==> inputs of zinc <==
==> flow/design.v <==
module neuron_intra_Nbits #(
    parameter N = 16,
    parameter N_INPUTS = 16,
    parameter LOG_N_INPUTS = 4  
) (
    input  wire                         clk,
    input  wire                         rst,
    input  wire                         en,
    input  wire signed [N*N_INPUTS-1:0] W,     
    input  wire signed [N*N_INPUTS-1:0] X_N,   
    output reg signed [         N-1:0] Out
);
  wire signed [2*N*N_INPUTS-1:0] prod;
  wire signed [         N-1:0] act_out;
  genvar i;
  generate
    for (i = 0; i < N_INPUTS; i = i + 1) begin : mults
      wire signed [N-1:0] Wi;
      wire signed [N-1:0] Xi;
      assign Wi = W[i*N+:N];
      assign Xi = X_N[i*N+:N];
      assign prod[i*2*N+:2*N] = Wi * Xi;
    end
  endgenerate
  genvar j, k;
  generate
    for (j = 0; j < LOG_N_INPUTS; j = j + 1) begin : ADDER_TREE
      wire signed [2*N*(N_INPUTS >> (j+1))-1:0] sum_stage;
      if(j == 0) begin
        for (k = 0; k < (N_INPUTS >> (j+1)); k = k + 1) begin : STAGE0
          assign sum_stage[2*k*N+:2*N] = prod[2*k*2*N+:2*N] + prod[(2*k+1)*2*N+:2*N];
        end
      end else begin
        for (k = 0; k < (N_INPUTS >> (j+1)); k = k + 1) begin : STAGEJ
          assign sum_stage[2*k*N+:2*N] = ADDER_TREE[j-1].sum_stage[2*k*2*N+:2*N] + ADDER_TREE[j-1].sum_stage[(2*k+1)*2*N+:2*N];
        end
      end
    end
    wire signed [2*N-1:0] sum_all;
    assign sum_all = ADDER_TREE[LOG_N_INPUTS-1].sum_stage;
  endgenerate
  reg signed [2*N-1:0] acc;
  always @(posedge clk or posedge rst) begin
    if (rst) begin
		acc <= 0;
		Out <= 0;
	 end
    else if (en) begin
		acc <= sum_all;
		Out <= act_out;
	 end
  end
  localparam signed [N-1:0] MAX_VAL = {1'b0, {(N-1){1'b1}}};  
  assign act_out = (acc < 0) ? 0 : (acc > MAX_VAL) ? MAX_VAL : acc;
endmodule
==> flow/run.sh <==
#!/bin/bash
# the make line also repeats each setting of config.mk as NAME=value (left out here)
make -C /OpenROAD-flow-scripts/flow DESIGN_CONFIG=/design/flow/config.mk WORK_HOME=/design/flow/orfs CLKGATE_MAP_FILE= finish
==> flow/config.mk <==
export PLATFORM = sky130hd
export DESIGN_NAME = neuron_intra_Nbits
export DESIGN_NICKNAME = neuron_intra_Nbits
export VERILOG_FILES = /design/flow/design.v
export SDC_FILE = /design/flow/constraint.sdc
export NUM_CORES = 4
export LEC_CHECK = 0
export CAP_MARGIN = 10
export CORE_ASPECT_RATIO = 1.67
export CORE_MARGIN = 10
export CORE_UTILIZATION = 28
export CTS_CLUSTER_DIAMETER = 264
export CTS_CLUSTER_SIZE = 71
export GPL_ROUTABILITY_DRIVEN = 0
export HOLD_SLACK_MARGIN = -0.1
export MAX_ROUTING_LAYER = met4
export PLACE_DENSITY_LB_ADDON = 0.07
export SLEW_MARGIN = 35
==> flow/constraint.sdc <==
create_clock -name core_clock -period 13.5 [get_ports {clk}]
set_input_delay 2.7000 -clock core_clock [delete_from_list [all_inputs] [get_ports {clk}]]
set_output_delay 2.7000 -clock core_clock [all_outputs]
set_load 0.01 [all_outputs]
==> inputs of nickel, as changes to zinc <==
CAP_MARGIN = 20   (was 10)
CORE_ASPECT_RATIO = unset   (was 1.67)
CORE_MARGIN = 2   (was 10)
CORE_UTILIZATION = 40   (was 28)
CTS_CLUSTER_DIAMETER = unset   (was 264)
CTS_CLUSTER_SIZE = unset   (was 71)
GPL_ROUTABILITY_DRIVEN = unset   (was 0)
HOLD_SLACK_MARGIN = unset   (was -0.1)
PLACE_DENSITY_LB_ADDON = unset   (was 0.07)
SETUP_SLACK_MARGIN = 3.17   (was unset)
SLEW_MARGIN = 20   (was 35)
==> inputs of raven, as changes to zinc <==
CAP_MARGIN = 20   (was 10)
CORE_ASPECT_RATIO = unset   (was 1.67)
CORE_MARGIN = 2   (was 10)
CORE_UTILIZATION = 71   (was 28)
CTS_CLUSTER_DIAMETER = unset   (was 264)
CTS_CLUSTER_SIZE = 60   (was 71)
GPL_ROUTABILITY_DRIVEN = unset   (was 0)
HOLD_SLACK_MARGIN = unset   (was -0.1)
PLACE_DENSITY_LB_ADDON = unset   (was 0.07)
SETUP_SLACK_MARGIN = -0.59   (was unset)
SLEW_MARGIN = 20   (was 35)
==> flow/constraint.sdc (replaced) <==
create_clock -name core_clock -period 11.0 [get_ports {clk}]
set_input_delay 2.2000 -clock core_clock [delete_from_list [all_inputs] [get_ports {clk}]]
set_output_delay 2.2000 -clock core_clock [all_outputs]
set_load 0.01 [all_outputs]
==> inputs of violet, as changes to zinc <==
CAP_MARGIN = 20   (was 10)
CELL_PAD_IN_SITES_DETAIL_PLACEMENT = 0   (was unset)
CELL_PAD_IN_SITES_GLOBAL_PLACEMENT = 2   (was unset)
CORE_ASPECT_RATIO = 1.51   (was 1.67)
CORE_MARGIN = 2   (was 10)
CORE_UTILIZATION = 40   (was 28)
CTS_CLUSTER_DIAMETER = 209   (was 264)
CTS_CLUSTER_SIZE = unset   (was 71)
GPL_ROUTABILITY_DRIVEN = unset   (was 0)
HOLD_SLACK_MARGIN = unset   (was -0.1)
MAX_ROUTING_LAYER = unset   (was met4)
MIN_ROUTING_LAYER = met2   (was unset)
PLACE_DENSITY_LB_ADDON = 0.13   (was 0.07)
SETUP_SLACK_MARGIN = -0.51   (was unset)
SLEW_MARGIN = 40   (was 35)
TNS_END_PERCENT = 40   (was unset)
==> qor summary <==
item	raven	violet	nickel	zinc
Result of the run	failed layout checks	failed layout checks	finished clean	finished clean
Violated checks	setup timing	setup timing	-	-
Global-route met3 utilization	11.0%	52.7%	2.39%	0.967%
Post-CTS Setup Bufs	56	0	291	0
Number of failing setup endpoints in the final timing report	22	7	0	0
Log Warnings	51	47	49	46
Crit. path cell count	35	37	36	38
Routed WL per cell	25.6 um	29.4 um	24.2 um	28.9 um
Initial antenna violation count	28	75	38	59
Top routing layer used	met4	met5	met4	met4
Proportion of cell area occupied by multi-input gates	75.5%	73.4%	75.7%	71.6%
Global-route wire length before repair	803000 um	962000 um	819000 um	1020000 um
Crit. Startpoint	X_N[198]	X_N[192]	X_N[138]	X_N[147]
Fraction of the cycle the final worst path needs	110%	101%	92.4%	97.9%
Overall track demand over capacity in global routing	50.9%	51.8%	29.1%	25.4%
Total negative slack	-13010 ps	-609 ps	0 ps	0 ps
Number of buffer and inverter instances along the worst setup path	8	10	9	14
Worst Path Required	11210 ps	13750 ps	13680 ps	13710 ps


==> v12 <==
// neuron_intra_Nbits: RTL as listed in full above, without the edits since
clock: 13.5 ns
lec_check: 0
cap_margin: 20
core_margin: 2
core_utilization: 39
cts_cluster_diameter: 95
cts_cluster_size: 71
place_density_lb_addon: 0.11
setup_slack_margin: 3.99
slew_margin: 10
run.sh (not shown) runs the stock make flow with config.mk's settings and CLKGATE_MAP_FILE=.
==> inputs of v33, as changes to v12 <==
- CORE_UTILIZATION: 39 -> 72
- CTS_CLUSTER_DIAMETER: 95 -> 199
- CTS_CLUSTER_SIZE: 71 -> 95
- PLACE_DENSITY_LB_ADDON: 0.11 -> unset
- SETUP_SLACK_MARGIN: 3.99 -> unset
- SLEW_MARGIN: 10 -> 20
- TNS_END_PERCENT: unset -> 15
==> flow/constraint.sdc (replaced) <==
create_clock -name core_clock -period 8.84 [get_ports {clk}]
set_input_delay 1.7680 -clock core_clock [delete_from_list [all_inputs] [get_ports {clk}]]
set_output_delay 1.7680 -clock core_clock [all_outputs]
set_load 0.01 [all_outputs]
==> inputs of v6, as changes to v12 <==
- CAP_MARGIN: 20 -> 35
- CORE_ASPECT_RATIO: unset -> 1.16
- CORE_UTILIZATION: 39 -> 49
- CTS_CLUSTER_SIZE: 71 -> 12
- PLACE_DENSITY: unset -> 0.83
- PLACE_DENSITY_LB_ADDON: 0.11 -> unset
- SETUP_SLACK_MARGIN: 3.99 -> -0.96
- TNS_END_PERCENT: unset -> 15
==> inputs of v25, as changes to v12 <==
- CAP_MARGIN: 20 -> 5
- CORE_UTILIZATION: 39 -> 72
- CTS_CLUSTER_DIAMETER: 95 -> unset
- CTS_CLUSTER_SIZE: 71 -> unset
- MAX_ROUTING_LAYER: unset -> met4
- PLACE_DENSITY_LB_ADDON: 0.11 -> unset
- SETUP_SLACK_MARGIN: 3.99 -> -0.05
- SLEW_MARGIN: 10 -> 20
==> flow/constraint.sdc (replaced) <==
create_clock -name core_clock -period 8.73 [get_ports {clk}]
set_input_delay 1.7460 -clock core_clock [delete_from_list [all_inputs] [get_ports {clk}]]
set_output_delay 1.7460 -clock core_clock [all_outputs]
set_load 0.01 [all_outputs]
==> comparison table <==
| metric | v12 | v33 | v25 | v6 |
|---|---|---|---|---|
| DR top layer | met5 | met5 | - | met5 |
| Outcome | timing/DRC/antenna clean | finished with violations | stopped before the end | finished with violations |
| Stage where the flow stopped | - | - | 5_1_grt | - |
| Layout check failures | - | setup timing | - | setup timing |
| Critical path capture point | acc[31]$_DFFE_PP0P_ | acc[31]$_DFFE_PP0P_ | - | acc[31]$_DFFE_PP0P_ |
| Worst r2r dst | Out[4]$_DFFE_PP0P_ | Out[12]$_DFFE_PP0P_ | - | Out[5]$_DFFE_PP0P_ |
| Die Size | 410000 µm² | 223000 µm² | 223000 µm² | 327000 µm² |
| Routed wl met2 | 292000 µm | 245000 µm | - | 247000 µm |
| Multi-input combinational gate total | 10400 | 10400 | - | 10400 |
| Overall die height | 640 µm | 472 µm | 472 µm | 615 µm |
| Slew at the pin closest to its max-slew limit | 0.925 ns | 0.777 ns | - | 0.918 ns |
| Fraction of area in multi-input gates | 75.3% | 74.4% | - | 77.4% |
| CP Data Arrival Time | 12.62 ns | 11.97 ns | - | 13.84 ns |
| Post-CTS resize count | 1548 | 853 | 1101 | 0 |
| Initial core utilization | 39.2% | 72.6% | 72.6% | 49.2% |
| Worst stage delay on the critical path | 0.63 ns | 0.75 ns | - | 0.71 ns |
| Area of all placed cells without fillers | 183000 µm² | 183000 µm² | - | 174000 µm² |
| Layout sequential cell count | 48 | 48 | - | 48 |
| Clock tree from TritonCTS | done | done | - | done |


==> indigo: inputs <==
// neuron_intra_Nbits: RTL as listed in full above, without the edits since
clock: 13.5 ns
lec_check: 0
abc_area: 0
cap_margin: 20
cell_pad_in_sites_detail_placement: 2
cell_pad_in_sites_global_placement: 2
core_aspect_ratio: 1.51
core_margin: 2
core_utilization: 40
cts_cluster_diameter: 209
min_routing_layer: met2
place_density_lb_addon: 0.04
setup_slack_margin: -0.51
slew_margin: 40
tns_end_percent: 40
==> garnet: changes against indigo <==
Settings changed: ABC_AREA 0 to not set, CAP_MARGIN 20 to 5, CELL_PAD_IN_SITES_DETAIL_PLACEMENT 2 to not set, CELL_PAD_IN_SITES_GLOBAL_PLACEMENT 2 to not set, CORE_ASPECT_RATIO 1.51 to not set, CORE_UTILIZATION 40 to 72, CTS_CLUSTER_DIAMETER 209 to not set, MIN_ROUTING_LAYER met2 to not set, PLACE_DENSITY_LB_ADDON 0.04 to not set, SETUP_SLACK_MARGIN -0.51 to 2.72, SLEW_MARGIN 40 to 20, TNS_END_PERCENT 40 to not set.
==> flow/constraint.sdc (replaced) <==
create_clock -name core_clock -period 9.4 [get_ports {clk}]
set_input_delay 1.8800 -clock core_clock [delete_from_list [all_inputs] [get_ports {clk}]]
set_output_delay 1.8800 -clock core_clock [all_outputs]
set_load 0.01 [all_outputs]
==> results <==
| item | garnet | indigo |
|---|---|---|
| Post-CTS resize count | 1064 | 0 |
| Cell repeated most along the worst path | fa_2 | fa_1 |
| Worst-Margin Slew | 1310 ps | 916 ps |
| Tapcells | 2854 | 5272 |
| R2R depth | 4 | 5 |
| M1 wire length | 176000 µm | 0 µm |
| Met1 Resource Use GR | 60.7% | 0% |
| Capture point of the critical path | acc[29] | acc[31] |
| Worst EP required | 9590 ps | 13750 ps |
| Number of failing setup endpoints in the final timing report | 27 | 5 |
| Max-slew headroom | 12.4% | 38.7% |
| Largest fanout on the critical path | 5 | 7 |
| Global routing met2 resource utilization | 81.2% | 73.5% |
| Launch point of the worst reg-to-reg path | acc[19] | acc[26] |
| Total global-route track usage | 52.9% | 56.2% |
| Share of the core filled with cells in the final layout | 85.8% | 46.6% |
| Final instance count without filler cells | 21200 | 23400 |
| Met3 GRT Util | 12.9% | 55.1% |
| Chip area | 223000 µm² | 400000 µm² |
| Insertion Delay late pin | 300 ps | 350 ps |
| Layout Cell Area excl Fill | 187000 µm² | 183000 µm² |
| Growth of design area from synthesis to finish | 18.2% | 16.2% |
| Proportion of final cell area spent on non-clock buffers | 12.9% | 10.7% |
| Post-route ant nets | 0 | 1 |
| Width of the die | 472 µm | 515 µm |
| Outcome | finished with violations | finished with violations |
| Layout check failures | negative setup slack | antenna violations, negative setup slack |


==> trial 48: inputs <==
// neuron_intra_Nbits: RTL as listed in full above, without the edits since
==> flow/config.mk <==
export PLATFORM = sky130hd
export DESIGN_NAME = neuron_intra_Nbits
export DESIGN_NICKNAME = neuron_intra_Nbits
export VERILOG_FILES = /design/flow/design.v
export SDC_FILE = /design/flow/constraint.sdc
export NUM_CORES = 4
export LEC_CHECK = 0
export CAP_MARGIN = 15
export CORE_MARGIN = 2
export CORE_UTILIZATION = 72
export CTS_CLUSTER_DIAMETER = 234
export HOLD_SLACK_MARGIN = 0.3
export MAX_ROUTING_LAYER = met4
export SETUP_SLACK_MARGIN = -0.74
export SLEW_MARGIN = 20
==> flow/constraint.sdc <==
create_clock -name core_clock -period 9.08 [get_ports {clk}]
set_input_delay 1.8160 -clock core_clock [delete_from_list [all_inputs] [get_ports {clk}]]
set_output_delay 1.8160 -clock core_clock [all_outputs]
set_load 0.01 [all_outputs]
==> build 19: changes against trial 48 <==
==> flow/config.mk (replaced) <==
export PLATFORM = sky130hd
export DESIGN_NAME = neuron_intra_Nbits
export DESIGN_NICKNAME = neuron_intra_Nbits
export VERILOG_FILES = /design/flow/design.v
export SDC_FILE = /design/flow/constraint.sdc
export NUM_CORES = 4
export LEC_CHECK = 0
export CAP_MARGIN = 20
export CORE_MARGIN = 2
export CORE_UTILIZATION = 58
export SETUP_SLACK_MARGIN = 2.58
export SLEW_MARGIN = 20
==> flow/constraint.sdc (replaced) <==
create_clock -name core_clock -period 9.4 [get_ports {clk}]
set_input_delay 1.8800 -clock core_clock [delete_from_list [all_inputs] [get_ports {clk}]]
set_output_delay 1.8800 -clock core_clock [all_outputs]
set_load 0.01 [all_outputs]
==> changes_impl.md <==
### Changed

- Status: complete, but fails checks
- Failed Checks: setup timing
- Clk Latency, worst-skew pair: roughly 320 ps
- Placed insts: between 20k and 25k
- Met3 Wirelength: about 57 mm
- Logic share of the area: 75.8%
- CP bufs+invs: 9
- Final WS setup: -2570 ps
- Post-Layout Cell Count: 20.8k
- Final setup fails: 28
- Slowest stage delay, CP: slightly below 800 ps
Source of the figures above: trial 48

==> changes_impl.md <==
### Changed

- Final WS setup: -2420 ps
- Placed insts: between 20k and 25k
- Slowest stage delay, CP: 650 ps
- Final setup fails: 27
- Failed Checks: setup timing
- CP bufs+invs: 8
- Post-Layout Cell Count: 21.9k
- Status: complete, but fails checks
Source of the figures above: build 19



==> inputs of run a <==
RTL: the design.v shown in full above, as it stands there.
clock: 13.5 ns
lec_check: 0
cap_margin: 30
cell_pad_in_sites_global_placement: 3
core_aspect_ratio: 1.16
core_margin: 2
core_utilization: 36
cts_cluster_diameter: 95
cts_cluster_size: 12
place_density_lb_addon: 0.11
setup_slack_margin: -0.96
slew_margin: 10
tns_end_percent: 15
==> inputs of run b, as changes to run a <==
==> flow/config.mk (replaced) <==
export PLATFORM = sky130hd
export DESIGN_NAME = neuron_intra_Nbits
export DESIGN_NICKNAME = neuron_intra_Nbits
export VERILOG_FILES = /design/flow/design.v
export SDC_FILE = /design/flow/constraint.sdc
export NUM_CORES = 4
export LEC_CHECK = 0
export CAP_MARGIN = 20
export CORE_MARGIN = 2
export CORE_UTILIZATION = 60
export SETUP_SLACK_MARGIN = 1.42
export SLEW_MARGIN = 20
==> flow/constraint.sdc (replaced) <==
create_clock -name core_clock -period 11.7 [get_ports {clk}]
set_input_delay 2.3400 -clock core_clock [delete_from_list [all_inputs] [get_ports {clk}]]
set_output_delay 2.3400 -clock core_clock [all_outputs]
set_load 0.01 [all_outputs]
==> comparison <==
Count of clock-buffer cells in the layout is the same in run a and run b. Run b completed and failed the layout checks on setup timing. Run a reached the layout checks and failed them: setup timing. Sequential share of layout area is about the same in run a and run b. Of run a and run b, run b has the higher cell area (gap about 3.7%, measured against run b). In run b the core utilization is higher than in run a, by 30 points. In run b the non-clock buffer count is higher than in run a, by 966. In synthesized cell count, run b and run a do not differ. Against run b, the via count of run a is smaller by 7.2%.
==> figures <==
quantity	run b	run a
Die width	517 µm	619 µm
Net count of the finished layout	24738	23772
Global-route wire length before repair	801000 µm	899000 µm
Final Wtd Congestion	1.11	0.965
Met1 Usage GRT	52.3%	35.9%
Status	complete, but fails checks	complete, but fails checks
Reasons for failing layout checks	setup timing	setup timing
Chip Area	267000 µm²	444000 µm²
Ant diodes	12	9
Detailed-routed wire length on met3	39400 µm	20900 µm
Detail Route met2 WL	253000 µm	318000 µm
Worst reg-to-reg setup slack	9.14 ns	11.00 ns
Worst hold path stage count	1	2
Slew at the pin with the worst max-slew slack	0.998 ns	1.05 ns
Post-CTS repair timing setup buffer count	109	0
Beginning of the worst register-to-register path	acc[19]$_DFFE_PP0P_	acc[21]$_DFFE_PP0P_
Number of tap cells added at floorplan	3515	5808
Crit path arrival time	12.46 ns	14.00 ns
